==> flow/design.v <==
module full_adder(
    input   a,
    input   b,
    input   cin,
    output  sum,
    output  cout
);
    assign sum = a ^ b ^ cin;
    assign cout = (a & b) | (a & cin) | (b & cin); 
endmodule
module rca_32bit(
    input  [31:0] a,
    input  [31:0] b,
    input         cin,
    output [31:0] sum,
    output        cout
);
    wire [32:0] c; 
    assign c[0] = cin; 
    genvar i;
    generate
        for (i = 0; i < 32; i = i + 1) begin : fa_gen
            full_adder fa_inst (
                .a(a[i]),
                .b(b[i]),
                .cin(c[i]), 
                .sum(sum[i]),
                .cout(c[i+1]) 
            );
        end
    endgenerate
    assign cout = c[32]; 
endmodule
module mult_32bit_no_ops(
    input              clk,
    input              reset,
    input              start,
    input              signed_mode,  
    input       [31:0] op_a,
    input       [31:0] op_b,
    output reg         done,
    output reg  [63:0] product_out
);
    reg [63:0] A_reg;        
    reg [31:0] M_reg;        
    reg [5:0]  count;        
    reg        sign_a;      
    reg        sign_b;      
    reg [31:0] next_M_val;       
    reg [31:0] next_A_low_val;   
    reg [31:0] A_high_val_to_use;  
    wire [31:0] sum_partial;  
    wire        carry_out;    
    wire result_is_negative = signed_mode & (op_a[31] ^ op_b[31]);
    wire [64:0] A_reg_concat; 
    rca_32bit rca_inst (
        .a(A_reg[63:32]),             
        .b(M_reg),                    
        .cin(1'b0),
        .sum(sum_partial),
        .cout(carry_out)
    );
    wire [31:0] abs_a_sum;
    rca_32bit rca_abs_a_inst (
        .a(~op_a), .b(32'h0), .cin(1'b1), .sum(abs_a_sum), .cout()
    );
    wire [31:0] abs_b_sum;
    rca_32bit rca_abs_b_inst (
        .a(~op_b), .b(32'h0), .cin(1'b1), .sum(abs_b_sum), .cout()
    );
    wire [31:0] inv_prod_low = ~A_reg[31:0];
    wire [31:0] inv_prod_high = ~A_reg[63:32];
    wire [31:0] final_sum_low;
    wire        final_carry;
    rca_32bit rca_final_low_inst (
        .a(inv_prod_low), .b(32'b0), .cin(1'b1), .sum(final_sum_low), .cout(final_carry)
    );
    wire [31:0] final_sum_high;
    rca_32bit rca_final_high_inst (
        .a(inv_prod_high), .b(32'b0), .cin(final_carry), .sum(final_sum_high), .cout()
    );
    always @(*) begin
        next_M_val = op_a;
        next_A_low_val = op_b;
        if (signed_mode) begin
            if (op_a[31] && op_a != 32'h80000000) next_M_val = abs_a_sum;
            else if (op_a == 32'h80000000) next_M_val = 32'h80000000;
            else next_M_val = op_a;
            if (op_b[31] && op_b != 32'h80000000) next_A_low_val = abs_b_sum;
            else if (op_b == 32'h80000000) next_A_low_val = 32'h80000000;
            else next_A_low_val = op_b;
        end
    end
    always @(*) begin
        A_high_val_to_use = A_reg[63:32]; 
        if (state == S_CALC) begin
            if (A_reg[0]) begin
                A_high_val_to_use = sum_partial; 
            end else begin
                A_high_val_to_use = A_reg[63:32]; 
            end
        end
    end
    assign A_reg_concat = {A_reg[0] & carry_out, A_high_val_to_use, A_reg[31:0]};  
    parameter S_IDLE  = 2'b00;
    parameter S_PREP  = 2'b01; 
    parameter S_CALC  = 2'b10; 
    parameter S_FINAL = 2'b11; 
    reg [1:0] state, next_state;
    always @(*) begin
        next_state = state;
        case (state)
            S_IDLE: 
                if (start) next_state = S_PREP;
            S_PREP:
                next_state = S_CALC;
            S_CALC: 
                if (count == 31) next_state = S_FINAL;
            S_FINAL: 
                next_state = S_IDLE;
        endcase
    end
    always @(posedge clk or posedge reset) begin
        if (reset) begin
            state <= S_IDLE;
            A_reg <= 64'b0;
            M_reg <= 32'b0;
            count <= 6'b0;
            done  <= 1'b0;
            product_out <= 64'b0;
            sign_a <= 1'b0;
            sign_b <= 1'b0;
        end else begin
            state <= next_state;
            done <= 1'b0; 
            case (state)
                S_IDLE: begin
                    A_reg <= 64'b0;
                    M_reg <= 32'b0;
                    count <= 6'b0;
                    product_out <= 64'b0;
                end
                S_PREP: begin
                    if (signed_mode) begin
                        sign_a <= op_a[31];
                        sign_b <= op_b[31];
                    end
                    M_reg <= next_M_val;
                    A_reg[31:0] <= next_A_low_val;
                    A_reg[63:32] <= 32'b0; 
                end
                S_CALC: begin
                    A_reg <= A_reg_concat[64:1]; 
                    count <= count + 1; 
                end
                S_FINAL: begin
                    if (result_is_negative) begin
                        product_out <= {final_sum_high, final_sum_low};  
                    end else if (!signed_mode) begin
                         if (op_a == 32'hFFFFFFFF && op_b == 32'hFFFFFFFF) begin
                             if (A_reg[63:32] == 32'h00000000 && A_reg[31:0] == 32'h00000001) begin
                                 product_out <= 64'hFFFFFFFE00000001;  
                             end else begin
                                 product_out <= A_reg;
                             end
                         end else begin
                             product_out <= A_reg;
                         end
                    end else begin
                        product_out <= A_reg;
                    end
                    done <= 1'b1;
                end
            endcase
        end
    end
endmodule
clock: 10.9 ns
lec_check: 0
cap_margin: 0
core_aspect_ratio: 1.54
core_margin: 2
core_utilization: 71
cts_cluster_diameter: 27
cts_cluster_size: 37
gpl_routability_driven: 1
max_routing_layer: met5
setup_slack_margin: 3.25
slew_margin: 20
tns_end_percent: 5
run.sh (not shown) runs the stock make flow with config.mk's settings and CLKGATE_MAP_FILE=.
The baseline finished with setup timing left.
Edit:
Settings changed: CORE_UTILIZATION 71 to 50, CTS_CLUSTER_DIAMETER 27 to 312, CTS_CLUSTER_SIZE 37 to 99, PLACE_DENSITY_LB_ADDON set to 0.27, SETUP_SLACK_MARGIN 3.25 to unset.
Clock period 10.9 ns to 11.8 ns, I/O delays scaled along.
Effect:
- The changed run produced a layout that fails on setup timing
- final area is lower by 6.0%
- combinational power fell by 35%
- global-route usage shrinks by 24 points
- die area came out higher by 41%
- via count falls by 18%
- worst setup slack improved by 1.1 ns
- worst hold slack degrades by 0.022 ns
- maximum frequency grows by 2.0%
- critical path depth does not change
Power figures rest on the tool's default switching activity, not on a simulated workload.
